--- design.v ---
module DCT(input clk,
           input signed[11:0]a0,a1,a2,a3,a4,a5,a6,a7,
           output reg signed[11:0]b0,b1,b2,b3,b4,b5,b6,b7);
  wire [11:0] c1 = 12'b011111011000;
  wire [11:0] c2 = 12'b011101100100;
  wire [11:0] c3 = 12'b011010100110;
  wire [11:0] c4 = 12'b010110101000;
  wire [11:0] c5 = 12'b010001110001;
  wire [11:0] c6 = 12'b001100001111;
  wire [11:0] c7 = 12'b000110001111;
  wire signed [11:0] f07,f0_7,f16,f1_6,f25,f2_5,f34,f3_4;
  wire signed [11:0] f0734,f07_34,f1625,f16_25;
  wire signed [11:0] sum,diff;
  wire signed [11:0] x0,x1,x2,x3,x4,x5,x6,x7;
  wire signed[23:0]m8,m9,m10,m11,m12,m13,m14,m15,m16,m17,m18,m19,m20,m21,m22,m23,m24,m25,m26,m27;
  wire signed [23:0] m0,m1,m2,m3,m4,m5,m6,m7;
  reg [11:0] r0[7:0],r1[7:0],r2[7:0],r3[7:0],r4[7:0],r5[7:0],r6[7:0],r7 [7:0];
  wire [2:0] count = 0;
  add_sub B1(f07,f0_7,a0,a7);
  add_sub B2(f16,f1_6,a1,a6);
  add_sub B3(f25,f2_5,a2,a5);
  add_sub B4(f34,f3_4,a3,a4);
  add_sub B5(f0734,f07_34,f07,f34);
  add_sub B6(f1625,f16_25,f16,f25);
  add_sub B7(sum,diff,f0734,f1625);
  multiplier M1(m0,sum,c4);
  multiplier M2(m4,diff,c4);
  multiplier M3(m8,f07_34,c2);
  multiplier M4(m9,f16_25,c6);
  assign m2 = m8+m9;
  multiplier M5(m10,f07_34,c6);
  multiplier M6(m11,f16_25,c2);
  assign m6 = m10-m11;
  multiplier M7(m12,f0_7,c1);
  multiplier M8(m13,f0_7,c3);
  multiplier M9(m14,f0_7,c5);
  multiplier M10(m15,f0_7,c7);
  multiplier M11(m16,f1_6,c1);
  multiplier M12(m17,f1_6,c3);
  multiplier M13(m18,f1_6,c5);
  multiplier M14(m19,f1_6,c7);
  multiplier M15(m20,f2_5,c1);
  multiplier M16(m21,f2_5,c3);
  multiplier M17(m22,f2_5,c5);
  multiplier M18(m23,f2_5,c7);
  multiplier M19(m24,f3_4,c1);
  multiplier M20(m25,f3_4,c3);
  multiplier M21(m26,f3_4,c5);
  multiplier M22(m27,f3_4,c7);
  assign m1 = m12+m17+m22+m27;
  assign m3 = m13-m19-m20-m26;
  assign m5 = m14-m16+m23+m25;
  assign m7 = m15-m18+m21-m24;
  assign x0 = m0>>12;
  assign x1 = m1>>12;
  assign x2 = m2>>12;
  assign x3 = m3>>12;  
  assign x4 = m4>>12;
  assign x5 = m5>>12;
  assign x6 = m6>>12;
  assign x7 = m7>>12;
  always @(posedge clk)begin
    {b0,b1,b2,b3,b4,b5,b6,b7} <= {x0,x1,x2,x3,x4,x5,x6,x7};
  end
endmodule
module add_sub(
  output reg [11:0] sum,diff,                                           
  input [11:0] x,y                                                      
    );
always @(x or y)
begin
  sum=x+y;
  diff=x-y;
end
endmodule
module multiplier(
  output reg [23:0]out,
  input signed[11:0] x,y
);
  always @(x,y)begin
    out = x*y;
  end
endmodule
module block_mem(input clk,reset,wr,
		 input [11:0] in1,in2,in3,in4,in5,in6,in7,in8,
                 output reg [11:0] out0,out1,out2,out3,out4,out5,out6,out7
		);
  reg [11:0] mem_block[63:0];
reg [2:0] x,y;
  always@(posedge clk)
begin
	if(reset)
	begin
		x=0;
		y=0;
	end
	else if(wr==1)
	begin
      mem_block[(x*8)+0]<= in1;
      mem_block[(x*8)+1]<= in2;
      mem_block[(x*8)+2]<= in3;
      mem_block[(x*8)+3]<= in4;
      mem_block[(x*8)+4]<= in5;
      mem_block[(x*8)+5]<= in6;
      mem_block[(x*8)+6]<= in7;
      mem_block[(x*8)+7]<= in8;
		x<=x+1;
	end
  else if(wr==1'b0)
	begin
		out0 <=mem_block[y];
      out1 <=mem_block[8+y];
      out2 <=mem_block[16+y];
      out3 <=mem_block[24+y];
      out4 <=mem_block[32+y];
      out5 <=mem_block[40+y];
      out6 <=mem_block[48+y];
      out7 <=mem_block[56+y];
		y<= y+1;
	end
end
endmodule
module Full_DCT(input clk,wr_1,wr_2,reset,
           input [11:0]a0,a1,a2,a3,a4,a5,a6,a7,
           output signed[11:0]b0,b1,b2,b3,b4,b5,b6,b7);
  wire [11:0] r0,r1,r2,r3,r4,r5,r6,r7;
  DCT uut(clk,a0,a1,a2,a3,a4,a5,a6,a7,r0,r1,r2,r3,r4,r5,r6,r7);
  reg [11:0] R0,R1,R2,R3,R4,R5,R6,R7;
  wire [11:0] m10,m11,m12,m13,m14,m15,m16,m17;
  wire [11:0] m20,m21,m22,m23,m24,m25,m26,m27;
  reg dwr_1,dwr_2;
  always @(posedge clk)begin
    dwr_1 <= wr_1;
  end
  block_mem M1(clk,reset,dwr_1,
               r0,r1,r2,r3,r4,r5,r6,r7,
		       m10,m11,m12,m13,m14,m15,m16,m17
		      );
  always @(*) begin
    case(dwr_1)
      1'b0 : begin
            R0 = m10;
            R1 = m11;
            R2 = m12;
            R3 = m13;
            R4 = m14;
            R5 = m15;
            R6 = m16;
            R7 = m17;
      end
      default :begin
            R0 = 0;
            R1 = 0;
            R2 = 0;
            R3 = 0;
            R4 = 0;
            R5 = 0;
            R6 = 0;
            R7 = 0;
      end
      endcase
  end
  DCT uut1(clk,R0,R1,R2,R3,R4,R5,R6,R7,b0,b1,b2,b3,b4,b5,b6,b7);
endmodule
--- config.mk ---
export PLATFORM = sky130hd
export DESIGN_NAME = Full_DCT
export DESIGN_NICKNAME = Full_DCT
export VERILOG_FILES = /design/flow/design.v
export SDC_FILE = /design/flow/constraint.sdc
export NUM_CORES = 4
export LEC_CHECK = 0
export ABC_AREA = 0
export CAP_MARGIN = 20
export CORE_MARGIN = 2
export CORE_UTILIZATION = 29
export CTS_CLUSTER_DIAMETER = 98
export CTS_CLUSTER_SIZE = 24
export GPL_ROUTABILITY_DRIVEN = 1
export HOLD_SLACK_MARGIN = 0.03
export PLACE_DENSITY_LB_ADDON = 0.16
export SETUP_SLACK_MARGIN = 2.58
export SLEW_MARGIN = 20
export TNS_END_PERCENT = 50
--- constraint.sdc ---
create_clock -name core_clock -period 15.7 [get_ports {clk}]
set_input_delay 3.1400 -clock core_clock [delete_from_list [all_inputs] [get_ports {clk}]]
set_output_delay 3.1400 -clock core_clock [all_outputs]
set_load 0.01 [all_outputs]
--- run.sh ---
#!/bin/bash
# the make line also repeats each setting of config.mk as NAME=value (left out here)
make -C /OpenROAD-flow-scripts/flow DESIGN_CONFIG=/design/flow/config.mk WORK_HOME=/design/flow/orfs CLKGATE_MAP_FILE= finish
==> impl_results.rst, run 1 <==
Run summary
-----------

.. list-table::
   :header-rows: 1

   * - Metric
     - Value
   * - Critical path's largest stage delay
     - between 500 and 600 ps
   * - Final estimated routing congestion in global placement
     - a little under 0.9
   * - Warning count from the yosys run
     - 5
   * - Num CTS Buffers
     - between 50 and 60
   * - Synthesized chip area reported by yosys
     - around 160000 um2
   * - Prevailing post-synth register cell
     - edfxtp_1
   * - Mean Syn Cell Area
     - 10.5 um2
   * - Share of flip-flops with an asynchronous set or reset after synthesis
     - 0%
   * - CTS root buf
     - clkbuf_16
   * - Endpoint, Worst Hold
     - M1.x[2]
   * - Count of endpoints failing hold in the final timing report
     - 0
   * - Synth top cell by count
     - inv_1
   * - Total congestion overflow
     - 0
   * - Worst relative slew slack
     - between 10 and 15%
   * - Tally of max-capacitance violations
     - 0
   * - Initial drt markers
     - between 5k and 6k
   * - Register share after synthesis
     - between 10% and 20%
   * - Critical path launch point
     - a1[5]
   * - Die footprint
     - 561000 um2
   * - Largest fanout of any net on the critical path
     - 10
   * - TritonCTS clock tree
     - yes
   * - Clk slew on worst S/H paths
     - roughly 100 ps
   * - Initial antenna violation count
     - 48
   * - CP dominant cell by count
     - fa_1
   * - R2R setup slack
     - roughly 2900 ps
   * - Number of global-route vias before repair
     - roughly 110k
   * - DR vias/cell
     - between 4 and 5
   * - Top cells by area in the synthesized netlist
     - fa_1 26%, ha_1 22%, edfxtp_1 16%
   * - Maximum number of pins on one net before global-route repair
     - about 86
   * - Yosys simple share
     - roughly 5.6%
   * - Fraction of synthesized area in multiplexers
     - about 3.7%
   * - DRC violations left
     - 0
   * - Worst slack at placement
     - roughly 320 ps
   * - Logic depth of the worst path, buffers included
     - 42
   * - Width of the die
     - ~750 um
   * - R2R cell count
     - between 40 and 50
   * - Yosys Instances
     - between 15k and 20k
   * - Final number of setup-violating endpoints
     - 0
   * - Log Warnings
     - around 340
   * - Number of top-level pins
     - about 200
   * - Hold Path Class
     - register to register
   * - Top cells by count
     - 3765 x inv_1, 2846 x ha_1, 2126 x fa_1
   * - DR WL/cell
     - between 20 and 25 um
   * - # port buffers
     - 194
   * - Global-route usage over all layers
     - between 10% and 20%
   * - Detail Placement HPWL
     - ~440 mm
   * - Post-Syn Instances
     - between 15k and 20k
   * - Number of buffers and inverters on the critical path
     - 12
   * - Kind of end point of the critical path
     - register
   * - Post-detailed-route count of antenna-violating nets
     - 0
   * - Synth top area share
     - approximately a quarter
   * - Run status
     - timing/DRC/antenna clean
   * - Clock tree buffer depth
     - 3
   * - Cell taking the most area after synthesis
     - fa_1
   * - Cell Area, Synth
     - about 160000 um2
   * - Post-detailed-routing wire length
     - 507 mm
   * - Synth cell types
     - around 94
   * - Final Max Tran Viols
     - 0
   * - AO/OA Area Share
     - 7.56%
   * - Total vias in the final route
     - 106k
   * - Skew final
     - roughly 60 ps
   * - Length of the first detailed-routing pass in iterations
     - 5
   * - Core Footprint
     - 553000 um2
   * - Origin of the critical flop-to-flop path
     - dwr_1
   * - Synth Area in Adders
     - ~49%
   * - Level count of the clock H-tree
     - 2
   * - Slack of the critical path
     - 2610 ps
   * - Slew of the pin with the lowest slew margin
     - around 1300 ps
   * - Worst endpoint required time
     - 16370 ps
   * - FP Rows
     - around 270
   * - Flip-flop and latch count after synthesis
     - ~1.1k
   * - Area growth syn-to-layout
     - 12.3%
   * - Startpoint types
     - primary input
   * - Family of cells with the greatest summed delay on the critical path
     - adder cells
   * - Insertion delay to the later sink of the worst-skew pair
     - about 800 ps
   * - Number of cells traversed by the worst hold path
     - 2
   * - RSZ-0062 raised after global routing
     - true
   * - Count of flip-flops with a built-in enable after synthesis
     - between 800 and 900
   * - Final worst path period share
     - between 80% and 90%
   * - Final nets
     - 21.0k
   * - Clock sinks
     - between 1k and 1.5k
   * - Arrival time worst endpoint
     - about 14000 ps
   * - Hold-fix buffers, CTS
     - 0
   * - Setup TNS
     - 0 ps
   * - Critical register-to-register path endpoint
     - uut1.b1[11]
   * - Net count entering floorplan
     - 20.4k
   * - Initial Utilization
     - 29.1%
   * - Critical path start-end classification
     - primary input to register
   * - Launch point of the worst hold path
     - M1.x[2]
   * - XOR/XNOR Area Share
     - 6.95%
   * - Wire length of the first global-routing pass
     - 745 mm
   * - Crit path max-delay cell type
     - or4_4
   * - Dominant combinational cell family by area after synthesis
     - adder cells
   * - Die y size
     - between 700 and 800 um
   * - Max Clock Freq
     - between 70 and 80 MHz
   * - Worst setup path endpoint
     - uut.b3[11]
   * - Minimum period implied by the final worst setup slack
     - about 13000 ps
==> layout make-up <==
type	count	area, um2
flip-flops and latches	1063	29900
fillers	56784	372000
diodes	39	97.6
multi-input cells	10330	119000
inverters	3771	14200
clock buffers	91	1600
clock inverters	21	318
repair buffers	684	5970
well taps	7287	9120
==> routing by layer <==
layer	track usage [%]	wire, um	vias to the layer above
met5	0	38	-
met4	3.28	11200	6
met3	1.01	13000	287
met2	31.1	244000	1360
met1	25.0	239000	53023
li1	-	-	50876
==> through the flow <==
stage / util (%) / cells / area (um2) / hold slack, ps
2_1_floorplan: - / 15278 / 161000 / 492
3_3_place_gp: 31.6 / 22980 / 175000 / 518
3_5_place_dp: 31.6 / 22980 / 175000 / 529
4_1_cts: 32.3 / 23175 / 179000 / 553
5_1_grt: 32.7 / 23272 / 181000 / 587
6_report: 32.7 / 23286 / 181000 / 546
==> repair_timing <==
item | CTS | global route
setup endpoints to repair | 56 | 43
buffers inserted | 83 | 72
gates resized | 267 | 319
pin swaps | 108 | 199
==> run 2: changes to the inputs <==
ABC_AREA = 1   (was 0)
CAP_MARGIN = 10   (was 20)
CORE_ASPECT_RATIO = 1.3   (was not set)
CORE_MARGIN = 5   (was 2)
CORE_UTILIZATION = 69   (was 29)
CTS_CLUSTER_DIAMETER = 289   (was 98)
GPL_ROUTABILITY_DRIVEN = not set   (was 1)
HOLD_SLACK_MARGIN = not set   (was 0.03)
MAX_ROUTING_LAYER = met4   (was not set)
MIN_ROUTING_LAYER = met1   (was not set)
PLACE_DENSITY_LB_ADDON = not set   (was 0.16)
SETUP_SLACK_MARGIN = not set   (was 2.58)
SLEW_MARGIN = 35   (was 20)
TNS_END_PERCENT = not set   (was 50)
clock period = 16.5 ns   (was 15.7 ns; I/O delays follow)
==> run 2 against run 1 <==
Wire length up 4.9%. Hold slack worse by 40 ps. Largest cell class unchanged. Via count up 20%. Die size down 55%. Global-route usage up 26 points. Highest routed layer is now met4. Count of clock-buffer cells in the layout down 3. Register-to-register slack worse by 870 ps.
==> impl_results.rst, run 2 <==
Run summary
-----------

.. list-table::
   :header-rows: 1

   * - Metric
     - Value
   * - Level count of the clock H-tree
     - 2
   * - Dominant combinational cell family by area after synthesis
     - adder cells
   * - Final number of setup-violating endpoints
     - 0
   * - Critical path launch point
     - a5[4]
   * - Logic depth of the worst path, buffers included
     - 48
   * - Area growth syn-to-layout
     - 5.13%
   * - Tally of max-capacitance violations
     - 0
   * - Crit path max-delay cell type
     - xor2_1
   * - TritonCTS clock tree
     - yes
   * - Flip-flop and latch count after synthesis
     - 1063
   * - Cell Area, Synth
     - 167000 um2
   * - Clock tree buffer depth
     - 3
   * - Number of placed instances with taps included
     - between 20k and 25k
   * - Launch point of the worst hold path
     - uut.b4[9]
   * - Number of top-level pins
     - 196
   * - Number of gates given a new drive strength after cts
     - 0
   * - Hold Path Class
     - register to register
   * - Final estimated routing congestion in global placement
     - about 1.1
   * - R2R cell count
     - 53
   * - Global-route usage over all layers
     - a little over two fifths
   * - DR WL/cell
     - between 20 and 25 um
   * - Synth cell types
     - 71
   * - Total vias in the final route
     - 127k
   * - RSZ-0062 raised after global routing
     - false
   * - Post-detailed-route count of antenna-violating nets
     - 0
   * - Yosys Instances
     - about 18k
   * - Core Footprint
     - ~240000 um2
   * - Length of the first detailed-routing pass in iterations
     - 9
   * - XOR/XNOR Area Share
     - 6.61%
   * - Final worst path period share
     - 91.7%
   * - Register share after synthesis
     - 18.0%
   * - Synth top cell by count
     - inv_1
   * - Final nets
     - approximately 24k
   * - Critical path start-end classification
     - primary input to register
   * - Hold-fix buffers, CTS
     - 0
   * - Cell taking the most area after synthesis
     - fa_1
   * - Number of cells traversed by the worst hold path
     - 0
   * - Total congestion overflow
     - 0
   * - AO/OA Area Share
     - a little under a tenth
   * - Initial drt markers
     - 10.3k
   * - Synth top area share
     - between 20% and 30%
   * - Clk slew on worst S/H paths
     - between 100 and 150 ps
   * - Startpoint types
     - primary input
   * - Width of the die
     - between 400 and 500 um
   * - DRC violations left
     - 0
   * - Prevailing post-synth register cell
     - edfxtp_1
   * - Wire length of the first global-routing pass
     - a little under 800 mm
   * - Die footprint
     - between 200000 and 300000 um2
   * - Arrival time worst endpoint
     - 15700 ps
   * - Initial Utilization
     - 69.4%
   * - R2R setup slack
     - around 2000 ps
   * - FP Rows
     - ~210
   * - Worst endpoint required time
     - approximately 17000 ps
   * - Die y size
     - 570 um
   * - Count of flip-flops with a built-in enable after synthesis
     - roughly 860
   * - Critical path's largest stage delay
     - 750 ps
   * - Largest fanout of any net on the critical path
     - 8
   * - Setup TNS
     - 0 ps
   * - Yosys simple share
     - under 10%
   * - Post-Syn Instances
     - ~18k
   * - Worst relative slew slack
     - 27.4%
   * - Run status
     - timing/DRC/antenna clean
   * - Slew of the pin with the lowest slew margin
     - approximately 1100 ps
   * - Share of flip-flops with an asynchronous set or reset after synthesis
     - 0%
   * - Minimum period implied by the final worst setup slack
     - 15140 ps
   * - Final Max Tran Viols
     - 0
   * - Max Clock Freq
     - 66.1 MHz
   * - Number of non-filler instances in the completed layout
     - ~22k
   * - Critical register-to-register path endpoint
     - uut1.b3[11]
   * - Top cells by area in the synthesized netlist
     - fa_1 26%, ha_1 21%, edfxtp_1 16%
   * - Fraction of synthesized area in multiplexers
     - less than 1%
   * - Warning count from the yosys run
     - 5
   * - Origin of the critical flop-to-flop path
     - dwr_1
   * - Maximum number of pins on one net before global-route repair
     - roughly 210
   * - Family of cells with the greatest summed delay on the critical path
     - adder cells
   * - Count of endpoints failing hold in the final timing report
     - 0
   * - Clock sinks
     - between 1k and 1.5k
   * - # port buffers
     - 194
   * - Insertion delay to the later sink of the worst-skew pair
     - about 800 ps
   * - Endpoint, Worst Hold
     - M1.mem_block[20][9]
   * - Post-detailed-routing wire length
     - roughly 530 mm
   * - DR vias/cell
     - between 5 and 6
   * - CTS root buf
     - clkbuf_16
   * - Number of global-route vias before repair
     - approximately 130k
   * - Net count entering floorplan
     - ~23k
   * - Kind of end point of the critical path
     - register
   * - Synth Area in Adders
     - ~47%
   * - Skew final
     - 128 ps
   * - Synthesized chip area reported by yosys
     - approximately 170000 um2
   * - Mean Syn Cell Area
     - 9.13 um2
   * - Detail Placement HPWL
     - ~450 mm
   * - Num CTS Buffers
     - 50
   * - Worst hold margin
     - 505 ps
   * - CP dominant cell by count
     - inv_1
   * - Worst setup path endpoint
     - uut.b5[11]
   * - Top cells by count
     - 4485 x inv_1, 2846 x ha_1, 2126 x fa_1
   * - Log Warnings
     - about 350
   * - Number of buffers and inverters on the critical path
     - 11
   * - Post-CTS repair timing setup buffer count
     - 0
   * - Initial antenna violation count
     - 32
run 2: cell type report:
| type | instances | area (um2) |
|---|---|---|
| Clock inverter | 4 | 100 |
| Clock buffer | 88 | 1390 |
| Timing Repair Buffer | 367 | 3330 |
| Multi-Input combinational cell | 12478 | 119000 |
| Tap cell | 3208 | 4010 |
| Sequential cell | 1063 | 29900 |
| Inverter | 4496 | 16900 |
| Antenna cell | 62 | 155 |
| Fill cell | 18203 | 64800 |
run 2: metrics by stage:
stage / area, um2 / utilization, % / setup WS (ps)
global placement: 173000 / 72.2 / 944
floorplan: 167000 / - / 2820
CTS: 175000 / 72.9 / 1540
finish: 175000 / 73.0 / 1360
detailed placement: 173000 / 72.3 / 841
global route: 175000 / 73.0 / 913
run 2: layer usage:
metal | global-route usage, % | vias to the layer above | routed length (um)
li1 | - | 58406 | -
met1 | 44.6 | 61533 | 174000
met2 | 70.8 | 5242 | 251000
met3 | 6.94 | 1869 | 36500
met4 | 43.4 | 0 | 71600
met5 | - | - | 0
==> run 3: changes to the inputs <==
ABC_AREA = not set   (was 1)
CAP_MARGIN = 20   (was 10)
CORE_ASPECT_RATIO = not set   (was 1.3)
CORE_MARGIN = 2   (was 5)
CORE_UTILIZATION = 71   (was 69)
CTS_CLUSTER_DIAMETER = not set   (was 289)
CTS_CLUSTER_SIZE = not set   (was 24)
MAX_ROUTING_LAYER = not set   (was met4)
MIN_ROUTING_LAYER = not set   (was met1)
PLACE_DENSITY_LB_ADDON = 0.01   (was not set)
SETUP_SLACK_MARGIN = 3.66   (was not set)
SLEW_MARGIN = 20   (was 35)
clock period = 15.0 ns   (was 16.5 ns; I/O delays follow)
==> run 3 against run 2 <==
The run now fails in global routing. Synthesized cell count fell by 16%. Die size is 8.4% lower. Synthesized area fell by 3.4%.
==> impl_results.rst, run 3 <==
Metrics
=======

.. list-table::
   :header-rows: 1

   * - Metric
     - Value
   * - # port buffers
     - between 150 and 200
   * - Synth Area in Adders
     - between 40 and 50%
   * - Fraction of synthesized area in multiplexers
     - about 3.7%
   * - Flip-flop and latch count after synthesis
     - around 1.1k
   * - Clock sinks
     - about 1.1k
   * - Core Footprint
     - 225000 um2
   * - Post-place instance area
     - between 150000 and 200000 um2
   * - AO/OA Area Share
     - 7.56%
   * - FP Rows
     - 174
   * - Yosys Instances
     - 15.3k
   * - Detail Placement HPWL
     - around 410 mm
   * - Number of placed instances with taps included
     - around 19k
   * - Error message
     - [ERROR GRT-0232] Routing congestion too high. Check the congestion heatmap in the GUI.
   * - Dominant combinational cell family by area after synthesis
     - adder cells
   * - Die footprint
     - between 200000 and 250000 um2
   * - Top cells by count
     - 3765 x inv_1, 2846 x ha_1, 2126 x fa_1
   * - Top cells by area in the synthesized netlist
     - fa_1 26%, ha_1 22%, edfxtp_1 16%
   * - Synth top area share
     - 26.4%
   * - Number of top-level pins
     - slightly below 200
   * - Global-route usage over all layers
     - 61.3%
   * - Worst slack at placement
     - 143 ps
   * - Count of flip-flops with a built-in enable after synthesis
     - roughly 860
   * - Post-Syn Instances
     - between 15k and 20k
   * - Mean Syn Cell Area
     - ~11 um2
   * - Stage at which the flow ended
     - global routing
   * - Yosys simple share
     - under 10%
   * - Share of flip-flops with an asynchronous set or reset after synthesis
     - 0%
   * - Width of the die
     - 480 um
   * - Final estimated routing congestion in global placement
     - 1.03
   * - Synth cell types
     - about 94
   * - Cell taking the most area after synthesis
     - fa_1
   * - Level count of the clock H-tree
     - 3
   * - Die y size
     - between 400 and 500 um
   * - Num CTS Buffers
     - around 100
   * - Hold-fix buffers, CTS
     - 0
   * - Cell Area, Synth
     - around 160000 um2
   * - Prevailing post-synth register cell
     - edfxtp_1
   * - Register share after synthesis
     - roughly 19%
   * - Run status
     - did not finish
   * - XOR/XNOR Area Share
     - 6.95%
   * - Clock tree buffer depth
     - 3
   * - CTS root buf
     - clkbuf_16
   * - Warning count from the yosys run
     - 5
   * - Synthesized chip area reported by yosys
     - approximately 160000 um2
   * - Synth top cell by count
     - inv_1
   * - Net count entering floorplan
     - 20.4k
   * - Total congestion overflow
     - 36
   * - Initial Utilization
     - 71.5%
## run 3: routing by layer
layer | GRT usage [%] | GRT overflow
met5 | 17.2 | 0
met4 | 55.5 | 19
met3 | 38.8 | 3
met2 | 82.9 | 13
met1 | 63.6 | 1
## run 3: timing repair
item / CTS
setup endpoints to repair: 129
pin swaps: 377
resized: 1017
buffers inserted: 290
gates cloned: 4
==> run 4: changes to the inputs <==
ABC_AREA = 1   (was not set)
CAP_MARGIN = 10   (was 20)
CORE_ASPECT_RATIO = 1.3   (was not set)
CORE_UTILIZATION = 69   (was 71)
CTS_CLUSTER_SIZE = 24   (was not set)
MAX_ROUTING_LAYER = met4   (was not set)
MIN_ROUTING_LAYER = met1   (was not set)
PLACE_DENSITY_LB_ADDON = not set   (was 0.01)
SETUP_SLACK_MARGIN = not set   (was 3.66)
SLEW_MARGIN = 35   (was 20)
==> run 4 against run 3 <==
Now clean on timing, DRC and antenna. Die size rose by 6.5%. Synthesized area rose by 3.5%. Synthesized cell count rose by 20%.
==> impl_results.rst, run 4 <==
Run summary
-----------

.. list-table::
   :header-rows: 1

   * - Metric
     - Value
   * - Worst relative slew slack
     - around 25%
   * - DR WL/cell
     - ~26 um
   * - Endpoint, Worst Hold
     - M1.x[0]
   * - Critical path's largest stage delay
     - between 700 and 800 ps
   * - DR vias/cell
     - about 5.9
   * - Detail Placement HPWL
     - around 470 mm
   * - Number of cells traversed by the worst hold path
     - 2
   * - Post-detailed-route count of antenna-violating nets
     - 0
   * - # port buffers
     - ~190
   * - Synth cell types
     - 71
   * - Family of cells with the greatest summed delay on the critical path
     - adder cells
   * - Level count of the clock H-tree
     - 3
   * - AO/OA Area Share
     - 9.10%
   * - Tally of max-capacitance violations
     - 0
   * - Origin of the critical flop-to-flop path
     - dwr_1
   * - DRC violations left
     - 0
   * - Die footprint
     - between 200000 and 250000 um2
   * - Slew of the pin with the lowest slew margin
     - roughly 1100 ps
   * - Final nets
     - ~24k
   * - Largest fanout of any net on the critical path
     - 4
   * - Fraction of synthesized area in multiplexers
     - less than 1%
   * - Post-CTS repair timing setup buffer count
     - 0
   * - Clock tree buffer depth
     - 3
   * - Cell taking the most area after synthesis
     - fa_1
   * - Count of fill cells added during filler insertion
     - about 17k
   * - Net count entering floorplan
     - between 20k and 25k
   * - Initial antenna violation count
     - about 42
   * - CTS root buf
     - clkbuf_16
   * - Slack of the critical path
     - roughly 900 ps
   * - Minimum period implied by the final worst setup slack
     - ~14000 ps
   * - Synth top area share
     - between 20% and 30%
   * - Critical path launch point
     - a2[0]
   * - FP Rows
     - roughly 210
   * - Critical register-to-register path endpoint
     - uut1.b3[11]
   * - Final worst path period share
     - 94.0%
   * - Register share after synthesis
     - 18.0%
   * - Initial Utilization
     - 69.4%
   * - Share of flip-flops with an asynchronous set or reset after synthesis
     - 0%
   * - Hold Path Class
     - register to register
   * - Hold-fix buffers, CTS
     - 0
   * - Final number of setup-violating endpoints
     - 0
   * - Synth top cell by count
     - inv_1
   * - Warning count from the yosys run
     - 5
   * - Clock sinks
     - between 1k and 1.5k
   * - RSZ-0062 raised after global routing
     - false
   * - Max Clock Freq
     - roughly 71 MHz
   * - R2R setup slack
     - around 1800 ps
   * - Post-Syn Instances
     - approximately 18k
   * - Yosys simple share
     - a little under 9%
   * - Final estimated routing congestion in global placement
     - 1.12
   * - Arrival time worst endpoint
     - around 15000 ps
   * - Yosys Instances
     - ~18k
   * - Global-route usage over all layers
     - a little under half
   * - R2R cell count
     - 53
   * - Prevailing post-synth register cell
     - edfxtp_1
   * - Synth Area in Adders
     - 46.9%
   * - Total vias in the final route
     - around 130k
   * - Worst hold margin
     - 542 ps
   * - Dominant combinational cell family by area after synthesis
     - adder cells
   * - Worst endpoint required time
     - around 16000 ps
   * - Die y size
     - ~560 um
   * - Area growth syn-to-layout
     - 6.58%
   * - Mean Syn Cell Area
     - between 9 and 10 um2
   * - Num CTS Buffers
     - roughly 94
   * - Synthesized chip area reported by yosys
     - 167000 um2
   * - Length of the first detailed-routing pass in iterations
     - 14
   * - Count of endpoints failing hold in the final timing report
     - 0
   * - Insertion delay to the later sink of the worst-skew pair
     - between 700 and 800 ps
   * - Final Max Tran Viols
     - 0
   * - Startpoint types
     - primary input
   * - Top cells by count
     - 4485 x inv_1, 2846 x ha_1, 2126 x fa_1
   * - Worst setup path endpoint
     - uut.b5[11]
   * - Initial drt markers
     - between 10k and 15k
   * - Critical path start-end classification
     - primary input to register
   * - Total congestion overflow
     - 0
   * - XOR/XNOR Area Share
     - 6.61%
   * - Maximum number of pins on one net before global-route repair
     - around 170
   * - Top cells by area in the synthesized netlist
     - fa_1 26%, ha_1 21%, edfxtp_1 16%
   * - Number of buffers and inverters on the critical path
     - 12
   * - TritonCTS clock tree
     - yes
   * - Multi-input combinational cell area
     - between 100000 and 150000 um2
   * - Count of flip-flops with a built-in enable after synthesis
     - between 800 and 900
   * - Log Warnings
     - 345
   * - Width of the die
     - between 400 and 500 um
   * - Number of global-route vias before repair
     - between 100k and 150k
   * - Skew final
     - 116 ps
   * - Post-detailed-routing wire length
     - about 560 mm
   * - Core Footprint
     - 240000 um2
   * - Clk slew on worst S/H paths
     - approximately 70 ps
   * - Launch point of the worst hold path
     - M1.x[0]
   * - Wire length of the first global-routing pass
     - about 820 mm
   * - Number of gates given a new drive strength after cts
     - 0
   * - Number of top-level pins
     - a little under 200
   * - Kind of end point of the critical path
     - register
   * - Worst slack at placement
     - around 400 ps
   * - Run status
     - timing/DRC/antenna clean
   * - Cell Area, Synth
     - roughly 170000 um2
   * - Logic depth of the worst path, buffers included
     - about 51
   * - Register cell area after layout
     - around 30000 um2
   * - Flip-flop and latch count after synthesis
     - 1063
   * - Crit path max-delay cell type
     - xor2_1
   * - Setup TNS
     - 0 ps
run 4: routing by layer:
metal	global-route usage, %	routed length (um)
met4	50.0	77900
met2	76.0	265000
met3	7.90	43200
met5	-	0
met1	46.1	178000
run 4: area by class of cell:
| class | count | area share [%] |
|---|---|---|
| tap | 3208 | 2.26 |
| inverter | 4496 | 9.51 |
| sequential | 1063 | 16.9 |
| antenna | 119 | 0.168 |
| clock buffer | 115 | 1.38 |
| multi-input combinational | 12478 | 67.2 |
| clock inverter | 60 | 0.427 |
| timing repair buffer | 435 | 2.17 |
run 4: per-stage QoR:
step | std cells | area [um2] | utilization (%)
after CTS | 21854 | 177000 | 73.8
final | 21974 | 178000 | 74.0
after detailed placement | 21679 | 174000 | 72.5
after global routing | 21970 | 178000 | 74.0
after floorplan | 18267 | 167000 | -
after global placement | 21676 | 174000 | 72.4
==> run 5: changes to the inputs <==
ABC_AREA = not set   (was 1)
CAP_MARGIN = 20   (was 10)
CORE_ASPECT_RATIO = not set   (was 1.3)
CORE_UTILIZATION = 66   (was 69)
CTS_CLUSTER_SIZE = not set   (was 24)
MAX_ROUTING_LAYER = not set   (was met4)
MIN_ROUTING_LAYER = not set   (was met1)
SLEW_MARGIN = 20   (was 35)
clock period = 11.9 ns   (was 15.0 ns; I/O delays follow)
==> run 5 against run 4 <==
The run now fails in global routing. Die size increased by 0.94%. Synthesized area decreased by 3.4%. Synthesized cell count decreased by 16%.
==> impl_results.rst, run 5 <==
Metrics
=======

.. list-table::
   :header-rows: 1

   * - Metric
     - Value
   * - Top cells by area in the synthesized netlist
     - fa_1 26%, ha_1 22%, edfxtp_1 16%
   * - Count of flip-flops with a built-in enable after synthesis
     - ~860
   * - Cell Area, Synth
     - ~160000 um2
   * - Die footprint
     - between 200000 and 250000 um2
   * - Yosys simple share
     - around 5.6%
   * - XOR/XNOR Area Share
     - ~6.9%
   * - Top cells by count
     - 3765 x inv_1, 2846 x ha_1, 2126 x fa_1
   * - Stage at which the flow ended
     - global routing
   * - Net count entering floorplan
     - approximately 20k
   * - Clock tree buffer depth
     - 3
   * - # port buffers
     - between 150 and 200
   * - Yosys Instances
     - ~15k
   * - Synth cell types
     - 94
   * - Width of the die
     - between 400 and 500 um
   * - Fraction of synthesized area in multiplexers
     - 3.66%
   * - Number of top-level pins
     - just under 200
   * - Hold-fix buffers, CTS
     - 0
   * - Detail Placement HPWL
     - 450 mm
   * - Num CTS Buffers
     - 99
   * - CTS root buf
     - clkbuf_16
   * - Synth Area in Adders
     - about half
   * - Prevailing post-synth register cell
     - edfxtp_1
   * - Synth top area share
     - a little over a quarter
   * - Initial Utilization
     - roughly two thirds
   * - Run status
     - did not finish
   * - Level count of the clock H-tree
     - 3
   * - Register share after synthesis
     - a little under a fifth
   * - Warning count from the yosys run
     - 5
   * - Synthesized chip area reported by yosys
     - 161000 um2
   * - FP Rows
     - approximately 180
   * - Post-Syn Instances
     - around 15k
   * - Die y size
     - approximately 500 um
   * - Mean Syn Cell Area
     - roughly 11 um2
   * - Synth top cell by count
     - inv_1
   * - Core Footprint
     - 243000 um2
   * - Clock sinks
     - between 1k and 1.5k
   * - Cell taking the most area after synthesis
     - fa_1
   * - Flip-flop and latch count after synthesis
     - 1063
   * - AO/OA Area Share
     - 7.56%
   * - Final estimated routing congestion in global placement
     - 1.05
   * - Dominant combinational cell family by area after synthesis
     - adder cells
   * - Share of flip-flops with an asynchronous set or reset after synthesis
     - 0%
run 5: stage by stage:
step	cell area, um2	worst slack (ps)	cells	TNS (ps)
3_5_place_dp	183000	-1850	20562	-63180
3_3_place_gp	183000	-1730	20562	-49070
2_1_floorplan	162000	-573	15278	-113820
4_1_cts	189000	-335	20820	-1640
run 5: what timing repair did:
action	4_1_cts
resized	433
endpoints found under the setup margin	62
pin swaps	211
setup buffers	73
cloned	0
endpoints found under the hold margin	0
==> run 6: changes to the inputs <==
ABC_AREA = 0   (was not set)
CORE_ASPECT_RATIO = 1.56   (was not set)
CORE_UTILIZATION = 70   (was 66)
CTS_CLUSTER_DIAMETER = 246   (was not set)
CTS_CLUSTER_SIZE = 24   (was not set)
GPL_ROUTABILITY_DRIVEN = 1   (was not set)
HOLD_SLACK_MARGIN = 0.29   (was not set)
PLACE_DENSITY_LB_ADDON = 0.16   (was not set)
SETUP_SLACK_MARGIN = 2.58   (was not set)
SLEW_MARGIN = 5   (was 20)
TNS_END_PERCENT = 100   (was not set)
clock period = 9.08 ns   (was 11.9 ns; I/O delays follow)
==> run 6 against run 5 <==
The flow again stops in global routing. Synthesized area unchanged. Synthesized cell count is the same. Die size fell by 5.6%.
==> impl_results.rst, run 6 <==
Metrics
=======

.. list-table::
   :header-rows: 1

   * - Metric
     - Value
   * - Stage at which the flow ended
     - global routing
   * - Synthesized chip area reported by yosys
     - 161000 um2
   * - # port buffers
     - 194
   * - Register share after synthesis
     - roughly 19%
   * - Initial Utilization
     - a little over two thirds
   * - Global-route usage over all layers
     - ~80%
   * - Num CTS Buffers
     - approximately 50
   * - Share of flip-flops with an asynchronous set or reset after synthesis
     - 0%
   * - Yosys simple share
     - about 5.6%
   * - Top cells by area in the synthesized netlist
     - fa_1 26%, ha_1 22%, edfxtp_1 16%
   * - Post-place instance area
     - 197000 um2
   * - Number of top-level pins
     - ~200
   * - Total congestion overflow
     - 2217
   * - Core Footprint
     - 229000 um2
   * - Synth cell types
     - approximately 94
   * - CTS root buf
     - clkbuf_16
   * - Level count of the clock H-tree
     - 2
   * - Count of flip-flops with a built-in enable after synthesis
     - ~860
   * - Detail Placement HPWL
     - around 520 mm
   * - Post-Syn Instances
     - approximately 15k
   * - Prevailing post-synth register cell
     - edfxtp_1
   * - Error message
     - [ERROR GRT-0116] Global routing finished with congestion. Check the congestion regions in the DRC Viewer.
   * - Die y size
     - ~600 um
   * - Fraction of synthesized area in multiplexers
     - around 3.7%
   * - Synth top area share
     - a little over a quarter
   * - Run status
     - did not finish
   * - Width of the die
     - approximately 390 um
   * - Die footprint
     - between 200000 and 250000 um2
   * - Yosys Instances
     - 15.3k
   * - Hold-fix buffers, CTS
     - 0
   * - XOR/XNOR Area Share
     - under 10%
   * - Cell taking the most area after synthesis
     - fa_1
   * - FP Rows
     - between 200 and 250
   * - Mean Syn Cell Area
     - 10.5 um2
   * - Flip-flop and latch count after synthesis
     - around 1.1k
   * - Warning count from the yosys run
     - 5
   * - Synth top cell by count
     - inv_1
   * - Dominant combinational cell family by area after synthesis
     - adder cells
   * - Clock tree buffer depth
     - 3
   * - Cell Area, Synth
     - 161000 um2
   * - Net count entering floorplan
     - 20.4k
   * - AO/OA Area Share
     - between 7 and 8%
   * - Clock sinks
     - 1063
   * - Final estimated routing congestion in global placement
     - about 1.1
   * - Synth Area in Adders
     - between 40% and 50%
   * - Top cells by count
     - 3765 x inv_1, 2846 x ha_1, 2126 x fa_1
## run 6: per-layer routing
layer / track usage [%] / overflow
met1: 76.8 / 50
met3: 64.9 / 36
met2: 99.2 / 1291
met5: 33.0 / 6
met4: 90.7 / 834
## run 6: through the flow
| step | setup WS (ps) | utilization (%) | instances | hold slack [ps] |
|---|---|---|---|---|
| 2_1_floorplan | -2830 | - | 15278 | 492 |
| 3_3_place_gp | -3810 | 86.1 | 22056 | 506 |
| 3_5_place_dp | -4240 | 86.1 | 22056 | 574 |
| 4_1_cts | -2860 | 89.8 | 22355 | 521 |
## run 6: repair_timing
action | 4_1_cts
endpoints found under the setup margin | 192
setup buffers | 203
gates cloned | 2
gates resized | 1155
pin swaps | 605
==> run 7: changes to the inputs <==
ABC_AREA = not set   (was 0)
CORE_ASPECT_RATIO = 0.53   (was 1.56)
CORE_UTILIZATION = 65   (was 70)
CTS_CLUSTER_DIAMETER = not set   (was 246)
CTS_CLUSTER_SIZE = not set   (was 24)
GPL_ROUTABILITY_DRIVEN = not set   (was 1)
HOLD_SLACK_MARGIN = not set   (was 0.29)
PLACE_DENSITY_LB_ADDON = not set   (was 0.16)
SETUP_SLACK_MARGIN = 2.23   (was 2.58)
SLEW_MARGIN = 20   (was 5)
TNS_END_PERCENT = not set   (was 100)
clock period = 12.3 ns   (was 9.08 ns; I/O delays follow)
==> run 7 against run 6 <==
Now fails the layout checks on negative setup slack. Synthesized area did not move. Synthesized cell count did not move. Die size is 7.7% higher.
==> impl_results.rst, run 7 <==
Run summary
-----------

.. list-table::
   :header-rows: 1

   * - Metric
     - Value
   * - Run status
     - complete, but fails checks
   * - Reasons for failing layout checks
     - negative setup slack
   * - Synthesized chip area reported by yosys
     - around 160000 um2
   * - Final estimated routing congestion in global placement
     - about 1.1
   * - DR vias/cell
     - ~6.2
   * - Largest fanout of any net on the critical path
     - 4
   * - Dominant combinational cell family by area after synthesis
     - adder cells
   * - CTS root buf
     - clkbuf_16
   * - Level count of the clock H-tree
     - 3
   * - Area growth syn-to-layout
     - 20.7%
   * - Total vias in the final route
     - roughly 130k
   * - Number of buffers and inverters on the critical path
     - 12
   * - Detail Placement HPWL
     - between 500 and 600 mm
   * - Total congestion overflow
     - 0
   * - Die y size
     - 366 um
   * - Slack of the critical path
     - -613 ps
   * - Log Warnings
     - approximately 340
   * - Synth cell types
     - 94
   * - Post-detailed-route count of antenna-violating nets
     - 0
   * - Number of top-level pins
     - slightly below 200
   * - Core Footprint
     - roughly 250000 um2
   * - Cell Area, Synth
     - 161000 um2
   * - Prevailing post-synth register cell
     - edfxtp_1
   * - R2R setup slack
     - roughly 230 ps
   * - Number of non-filler instances in the completed layout
     - roughly 21k
   * - Wire length of the first global-routing pass
     - 880 mm
   * - Critical path's largest stage delay
     - 680 ps
   * - Fraction of synthesized area in multiplexers
     - 3.66%
   * - Warning count from the yosys run
     - 5
   * - Clk slew on worst S/H paths
     - approximately 90 ps
   * - Count of flip-flops with a built-in enable after synthesis
     - ~860
   * - XOR/XNOR Area Share
     - a little under 7%
   * - # port buffers
     - about 190
   * - TritonCTS clock tree
     - yes
   * - Synth Area in Adders
     - roughly half
   * - Maximum number of pins on one net before global-route repair
     - approximately 110
   * - R2R cell count
     - 51
   * - Die footprint
     - between 200000 and 300000 um2
   * - Max Clock Freq
     - between 70 and 80 MHz
   * - Origin of the critical flop-to-flop path
     - dwr_1
   * - Initial antenna violation count
     - approximately 81
   * - Arrival time worst endpoint
     - about 14000 ps
   * - Width of the die
     - between 600 and 700 um
   * - Length of the first detailed-routing pass in iterations
     - 8
   * - Endpoint, Worst Hold
     - M1.mem_block[61][4]
   * - Crit path max-delay cell type
     - fa_2
   * - FP Rows
     - 132
   * - Yosys simple share
     - 5.61%
   * - RSZ-0062 raised after global routing
     - true
   * - AO/OA Area Share
     - 7.56%
   * - Post-detailed-routing wire length
     - 624 mm
   * - Clock sinks
     - ~1.1k
   * - Kind of end point of the critical path
     - register
   * - Clock tree buffer depth
     - 3
   * - Number of global-route vias before repair
     - ~130k
   * - Worst setup path endpoint
     - uut.b5[10]
   * - Number of cells traversed by the worst hold path
     - 0
   * - Top cells by count
     - 3765 x inv_1, 2846 x ha_1, 2126 x fa_1
   * - Initial drt markers
     - 17.7k
   * - Count of endpoints failing hold in the final timing report
     - 0
   * - Insertion delay to the later sink of the worst-skew pair
     - about 800 ps
   * - Share of flip-flops with an asynchronous set or reset after synthesis
     - 0%
   * - Final nets
     - approximately 23k
   * - Critical path start-end classification
     - primary input to register
   * - Final Max Tran Viols
     - 0
   * - Worst endpoint required time
     - approximately 13000 ps
   * - Tally of max-capacitance violations
     - 0
   * - Num CTS Buffers
     - between 90 and 100
   * - Startpoint types
     - primary input
   * - Post-layout util
     - 79.2%
   * - Yosys Instances
     - about 15k
   * - Slew of the pin with the lowest slew margin
     - 1360 ps
   * - DR WL/cell
     - slightly below 30 um
   * - Critical path launch point
     - a6[1]
   * - Minimum period implied by the final worst setup slack
     - about 13000 ps
   * - Final worst path period share
     - 105%
   * - Flip-flop and latch count after synthesis
     - between 1k and 1.5k
   * - DRC violations left
     - 0
   * - Logic depth of the worst path, buffers included
     - between 40 and 50
   * - Initial Utilization
     - ~66%
   * - Register share after synthesis
     - 18.6%
   * - Mean Syn Cell Area
     - 10.5 um2
   * - Synth top cell by count
     - inv_1
   * - Cell taking the most area after synthesis
     - fa_1
   * - Worst relative slew slack
     - about 8.6%
   * - Net count entering floorplan
     - between 20k and 25k
   * - Hold Path Class
     - register to register
   * - Number of placed instances with taps included
     - 20.4k
   * - Top cells by area in the synthesized netlist
     - fa_1 26%, ha_1 22%, edfxtp_1 16%
   * - Skew final
     - 91.1 ps
   * - Post-Syn Instances
     - around 15k
   * - Synth top area share
     - 26.4%
   * - Family of cells with the greatest summed delay on the critical path
     - adder cells
   * - Launch point of the worst hold path
     - uut.b5[4]
   * - Global-route usage over all layers
     - just under 50%
   * - Final number of setup-violating endpoints
     - 10
   * - Critical register-to-register path endpoint
     - uut1.b3[11]
run 7: final cells by class:
type | count | area (um2)
fillers | 14604 | 50900
flip-flops and latches | 1063 | 29900
diodes | 55 | 138
clock inverters | 58 | 691
clock buffers | 120 | 2560
repair buffers | 2225 | 18800
multi-input cells | 10330 | 124000
well taps | 3283 | 4110
inverters | 3771 | 14300
run 7: repair_timing:
| item | in CTS | in global routing |
|---|---|---|
| gates cloned | 2 | 1 |
| setup endpoints to repair | 157 | 174 |
| resized | 791 | 511 |
| pin swaps | 437 | 465 |
| buffers inserted | 146 | 75 |
| hold buffers | 0 | 0 |
run 7: layer usage:
metal	up-vias	track usage, %	share of wire, %
li1	54115	-	-
met1	64603	66.0	38
met2	9575	60.2	36
met3	2112	35.4	22
met4	110	13.3	4.1
met5	-	1.51	0.22
run 7: stage by stage:
step	TNS, ps	hold slack [ps]	area (um2)	setup WS, ps
5_1_grt	-5400	612	194000	-710
4_1_cts	-715	571	191000	-188
6_report	-3580	589	194000	-613
3_3_place_gp	-31640	512	183000	-1320
2_1_floorplan	-49550	492	163000	-253
3_5_place_dp	-41930	577	183000	-1610
==> run 8: changes to the inputs <==
CORE_ASPECT_RATIO = not set   (was 0.53)
CORE_MARGIN = 8   (was 2)
CORE_UTILIZATION = 40   (was 65)
CTS_CLUSTER_DIAMETER = 270   (was not set)
MAX_ROUTING_LAYER = met4   (was not set)
PLACE_DENSITY = 0.63   (was not set)
SETUP_SLACK_MARGIN = not set   (was 2.23)
clock period = 15.0 ns   (was 12.3 ns; I/O delays follow)
==> run 8 against run 7 <==
The run now finishes clean. Wire length shrank 28%. First-iteration DRC count down 62%. Count of clock-buffer cells in the layout rose by 8.
==> impl_results.rst, run 8 <==
Run summary
-----------

.. list-table::
   :header-rows: 1

   * - Metric
     - Value
   * - Core Footprint
     - about 400000 um2
   * - Warning count from the yosys run
     - 5
   * - Number of buffers and inverters on the critical path
     - 15
   * - Critical register-to-register path endpoint
     - uut1.b3[11]
   * - DR vias/cell
     - slightly above 5
   * - Width of the die
     - ~650 um
   * - Number of cells traversed by the worst hold path
     - 0
   * - Initial drt markers
     - a little under 7k
   * - Count of fill cells added during filler insertion
     - between 30k and 40k
   * - R2R cell count
     - roughly 47
   * - Die footprint
     - between 400000 and 500000 um2
   * - Die y size
     - about 650 um
   * - Prevailing post-synth register cell
     - edfxtp_1
   * - Final worst path period share
     - between 90% and 100%
   * - R2R setup slack
     - approximately 1300 ps
   * - Synthesized chip area reported by yosys
     - between 150000 and 200000 um2
   * - Post-detailed-routing wire length
     - between 400 and 500 mm
   * - Tally of max-capacitance violations
     - 0
   * - Crit path max-delay cell type
     - o41ai_1
   * - Share of flip-flops with an asynchronous set or reset after synthesis
     - 0%
   * - TritonCTS clock tree
     - yes
   * - # port buffers
     - around 190
   * - Slew of the pin with the lowest slew margin
     - about 1200 ps
   * - Global-route usage over all layers
     - 21.8%
   * - Final number of setup-violating endpoints
     - 0
   * - Final Max Tran Viols
     - 0
   * - Insertion delay to the later sink of the worst-skew pair
     - between 700 and 800 ps
   * - FP Rows
     - around 230
   * - Count of endpoints failing hold in the final timing report
     - 0
   * - Hold Path Class
     - register to register
   * - Mean Syn Cell Area
     - between 10 and 15 um2
   * - Synth top cell by count
     - inv_1
   * - Logic depth of the worst path, buffers included
     - around 50
   * - Maximum number of pins on one net before global-route repair
     - ~130
   * - Initial Utilization
     - between 40% and 50%
   * - Minimum period implied by the final worst setup slack
     - about 14000 ps
   * - Synth top area share
     - 26.4%
   * - Post-place instance area
     - 172000 um2
   * - Synth Area in Adders
     - approximately half
   * - Flip-flop and latch count after synthesis
     - approximately 1.1k
   * - Endpoint, Worst Hold
     - M1.mem_block[29][11]
   * - Largest fanout of any net on the critical path
     - 4
   * - Yosys Instances
     - approximately 15k
   * - Run status
     - timing/DRC/antenna clean
   * - Final estimated routing congestion in global placement
     - around 0.98
   * - Worst setup path endpoint
     - uut.b1[11]
   * - Top cells by count
     - 3765 x inv_1, 2846 x ha_1, 2126 x fa_1
   * - Kind of end point of the critical path
     - register
   * - AO/OA Area Share
     - about 7.6%
   * - Post-CTS repair timing setup buffer count
     - 0
   * - Max Clock Freq
     - about 70 MHz
   * - Origin of the critical flop-to-flop path
     - dwr_1
   * - Total vias in the final route
     - 107k
   * - Critical path start-end classification
     - primary input to register
   * - Top cells by area in the synthesized netlist
     - fa_1 26%, ha_1 22%, edfxtp_1 16%
   * - Net count entering floorplan
     - roughly 20k
   * - Startpoint types
     - primary input
   * - Worst relative slew slack
     - between 10% and 20%
   * - Worst hold margin
     - 519 ps
   * - Register share after synthesis
     - between 10% and 20%
   * - Count of flip-flops with a built-in enable after synthesis
     - around 860
   * - XOR/XNOR Area Share
     - 6.95%
   * - Yosys simple share
     - 5.61%
   * - DRC violations left
     - 0
   * - Length of the first detailed-routing pass in iterations
     - 5
   * - Total congestion overflow
     - 0
   * - CP dominant cell by count
     - inv_1
   * - Fraction of synthesized area in multiplexers
     - under 10%
   * - Detail Placement HPWL
     - 392 mm
   * - Post-Syn Instances
     - around 15k
   * - Area growth syn-to-layout
     - 9.44%
   * - Number of global-route vias before repair
     - 110k
   * - Multi-input combinational cell area
     - approximately 120000 um2
   * - Cell taking the most area after synthesis
     - fa_1
   * - Register cell area after layout
     - around 30000 um2
   * - Level count of the clock H-tree
     - 3
   * - Worst endpoint required time
     - around 16000 ps
   * - Clock tree buffer depth
     - 3
   * - Synth cell types
     - approximately 94
   * - Final nets
     - 20.9k
   * - Setup TNS
     - 0 ps
   * - RSZ-0062 raised after global routing
     - false
   * - Arrival time worst endpoint
     - ~15000 ps
   * - Critical path launch point
     - a4[0]
   * - Log Warnings
     - approximately 340
   * - Number of top-level pins
     - around 200
   * - Post-detailed-route count of antenna-violating nets
     - 0
   * - Dominant combinational cell family by area after synthesis
     - adder cells
   * - Number of gates given a new drive strength after cts
     - 0
   * - Initial antenna violation count
     - 41
   * - Clock sinks
     - between 1k and 1.5k
   * - Launch point of the worst hold path
     - uut.b5[11]
   * - Skew final
     - roughly 130 ps
   * - Wire length of the first global-routing pass
     - just under 700 mm
   * - Hold-fix buffers, CTS
     - 0
   * - Clk slew on worst S/H paths
     - around 90 ps
   * - Cell Area, Synth
     - 161000 um2
   * - DR WL/cell
     - 21.3 um
   * - Family of cells with the greatest summed delay on the critical path
     - adder cells
   * - Summed area of non-filler cells in the final layout
     - around 180000 um2
   * - Critical path's largest stage delay
     - 650 ps
   * - Num CTS Buffers
     - 105
   * - CTS root buf
     - clkbuf_16
==> run 8: through the flow <==
stage	util [%]	worst slack (ps)	cells
6_report	43.9	733	21270
5_1_grt	43.9	136	21265
4_1_cts	43.8	782	21225
3_5_place_dp	42.9	12.3	21027
3_3_place_gp	42.9	-10.4	21027
2_1_floorplan	-	402	15278
==> run 8: final cells by class <==
cell class	instances	share of cell area, %
Antenna cell	45	0.0639
Clock buffer	128	1.57
Clock inverter	70	0.519
Inverter	3771	8.03
Multi-Input combinational cell	10330	66.3
Sequential cell	1063	17.0
Tap cell	5287	3.75
Timing Repair Buffer	576	2.77
==> run 8: layer usage <==
layer / wire, um / global-route usage (%)
met1: 203000 / 29.1
met4: 15700 / 6.15
met5: 0 / -
met3: 21700 / 1.98
met2: 212000 / 35.4
==> run 9: changes to the inputs <==
CORE_MARGIN = 2   (was 8)
CORE_UTILIZATION = 57   (was 40)
CTS_CLUSTER_DIAMETER = not set   (was 270)
MAX_ROUTING_LAYER = not set   (was met4)
PLACE_DENSITY = not set   (was 0.63)
SETUP_SLACK_MARGIN = 2.12   (was not set)
clock period = 12.1 ns   (was 15.0 ns; I/O delays follow)
==> run 9 against run 8 <==
The layout now fails its checks (negative setup slack). First-iteration DRC count grew 25%. Count of clock-buffer cells in the layout fell by 5. Synthesized area stayed put. Register-to-register slack got worse by 1200 ps. Via count rose by 11%.
==> impl_results.rst, run 9 <==
Run summary
-----------

.. list-table::
   :header-rows: 1

   * - Metric
     - Value
   * - Run status
     - complete, but fails checks
   * - Reasons for failing layout checks
     - negative setup slack
   * - Length of the first detailed-routing pass in iterations
     - 9
   * - Critical register-to-register path endpoint
     - uut1.b3[11]
   * - Top cells by area in the synthesized netlist
     - fa_1 26%, ha_1 22%, edfxtp_1 16%
   * - Synth top area share
     - 26.4%
   * - Synth top cell by count
     - inv_1
   * - Count of flip-flops with a built-in enable after synthesis
     - roughly 860
   * - Prevailing post-synth register cell
     - edfxtp_1
   * - Critical path launch point
     - a6[1]
   * - Critical path's largest stage delay
     - ~540 ps
   * - Slack of the critical path
     - -136 ps
   * - Final Max Tran Viols
     - 0
   * - Level count of the clock H-tree
     - 3
   * - Final nets
     - 22.6k
   * - Number of global-route vias before repair
     - 127k
   * - Total congestion overflow
     - 0
   * - Number of placed instances with taps included
     - ~21k
   * - Count of fill cells added during filler insertion
     - 21.2k
   * - Number of non-filler instances in the completed layout
     - roughly 21k
   * - DR vias/cell
     - ~5.5
   * - Log Warnings
     - around 340
   * - Worst relative slew slack
     - between 20% and 30%
   * - Flip-flop and latch count after synthesis
     - 1063
   * - Count of endpoints failing hold in the final timing report
     - 0
   * - Num CTS Buffers
     - 97
   * - Cell taking the most area after synthesis
     - fa_1
   * - Clock tree buffer depth
     - 3
   * - Post-detailed-routing wire length
     - 525 mm
   * - Minimum period implied by the final worst setup slack
     - around 12000 ps
   * - Slew of the pin with the lowest slew margin
     - about 1100 ps
   * - Die y size
     - ~540 um
   * - Launch point of the worst hold path
     - uut.b7[10]
   * - Wire length of the first global-routing pass
     - around 800 mm
   * - Final number of setup-violating endpoints
     - 6
   * - Synth cell types
     - 94
   * - Share of flip-flops with an asynchronous set or reset after synthesis
     - 0%
   * - Origin of the critical flop-to-flop path
     - M1.out1[0]
   * - Detail Placement HPWL
     - approximately 440 mm
   * - TritonCTS clock tree
     - yes
   * - Warning count from the yosys run
     - 5
   * - Global-route usage over all layers
     - 36.6%
   * - R2R setup slack
     - 130 ps
   * - Clock sinks
     - around 1.1k
   * - Arrival time worst endpoint
     - 12870 ps
   * - Net count entering floorplan
     - 20.4k
   * - Mean Syn Cell Area
     - around 11 um2
   * - Width of the die
     - around 540 um
   * - XOR/XNOR Area Share
     - 6.95%
   * - Kind of end point of the critical path
     - register
   * - Area growth syn-to-layout
     - 20.4%
   * - Largest fanout of any net on the critical path
     - 3
   * - Post-layout util
     - between 60% and 70%
   * - Hold-fix buffers, CTS
     - 0
   * - Setup TNS
     - -443 ps
   * - CTS root buf
     - clkbuf_16
   * - Initial drt markers
     - around 8.4k
   * - Post-Syn Instances
     - 15.3k
   * - Final worst path period share
     - 101%
   * - RSZ-0062 raised after global routing
     - true
   * - Dominant combinational cell family by area after synthesis
     - adder cells
   * - Initial Utilization
     - between 50% and 60%
   * - Maximum number of pins on one net before global-route repair
     - ~120
   * - Register share after synthesis
     - between 10% and 20%
   * - Worst setup path endpoint
     - uut.b3[9]
   * - Cell Area, Synth
     - 161000 um2
   * - Synthesized chip area reported by yosys
     - roughly 160000 um2
   * - DR WL/cell
     - approximately 24 um
   * - Top cells by count
     - 3765 x inv_1, 2846 x ha_1, 2126 x fa_1
   * - Startpoint types
     - primary input
   * - Fraction of synthesized area in multiplexers
     - 3.66%
   * - Core Footprint
     - 282000 um2
   * - CP dominant cell by count
     - fa_1
   * - Family of cells with the greatest summed delay on the critical path
     - adder cells
   * - Yosys simple share
     - about 5.6%
   * - # port buffers
     - 194
   * - Total vias in the final route
     - between 100k and 150k
   * - Number of cells traversed by the worst hold path
     - 0
   * - Initial antenna violation count
     - 24
   * - Synth Area in Adders
     - between 40 and 50%
   * - Endpoint, Worst Hold
     - M1.mem_block[63][10]
   * - Crit path max-delay cell type
     - fa_1
   * - Skew final
     - just over 70 ps
   * - FP Rows
     - a little under 200
   * - Post-detailed-route count of antenna-violating nets
     - 0
   * - Number of buffers and inverters on the critical path
     - 13
   * - Number of top-level pins
     - slightly below 200
   * - DRC violations left
     - 0
   * - Hold Path Class
     - register to register
   * - Die footprint
     - ~290000 um2
   * - Tally of max-capacitance violations
     - 0
   * - AO/OA Area Share
     - between 7 and 8%
   * - Insertion delay to the later sink of the worst-skew pair
     - between 700 and 800 ps
   * - Critical path start-end classification
     - primary input to register
   * - Final estimated routing congestion in global placement
     - 1.04
   * - Yosys Instances
     - 15.3k
   * - Worst endpoint required time
     - between 10000 and 15000 ps
   * - Max Clock Freq
     - 81.7 MHz
   * - R2R cell count
     - roughly 48
   * - Logic depth of the worst path, buffers included
     - roughly 46
   * - Clk slew on worst S/H paths
     - roughly 70 ps
==> run 9: area by class of cell <==
cell class	count	area, um2	area share [%]
Multi-Input combinational cell	10330	123000	63.2
Sequential cell	1063	29900	15.4
Timing Repair Buffer	2291	18800	9.72
Inverter	3771	14300	7.36
Tap cell	3743	4680	2.42
Clock buffer	123	2650	1.36
Clock inverter	58	753	0.389
Antenna cell	62	155	0.0800
==> run 9: stage by stage <==
| stage | hold WS (ps) | worst slack [ps] | cell area, um2 |
|---|---|---|---|
| 2_1_floorplan | 492 | -413 | 163000 |
| 3_3_place_gp | 519 | -1470 | 184000 |
| 3_5_place_dp | 523 | -1670 | 184000 |
| 4_1_cts | 591 | -133 | 192000 |
| 5_1_grt | 604 | -361 | 194000 |
| 6_report | 583 | -136 | 194000 |
==> run 9: repair_timing <==
| action | 4_1_cts | 5_1_grt |
|---|---|---|
| resized | 746 | 321 |
| setup endpoints to repair | 146 | 151 |
| gates cloned | 2 | 0 |
| buffers inserted | 157 | 54 |
| endpoints found under the hold margin | 0 | 0 |
| pin swaps | 433 | 348 |
==> run 9: routing by layer <==
layer  GRT usage, %  routed length (um)
met5              0                  45
met4           23.1               41400
met3           3.52               29200
met2           61.8              252000
met1           45.3              203000
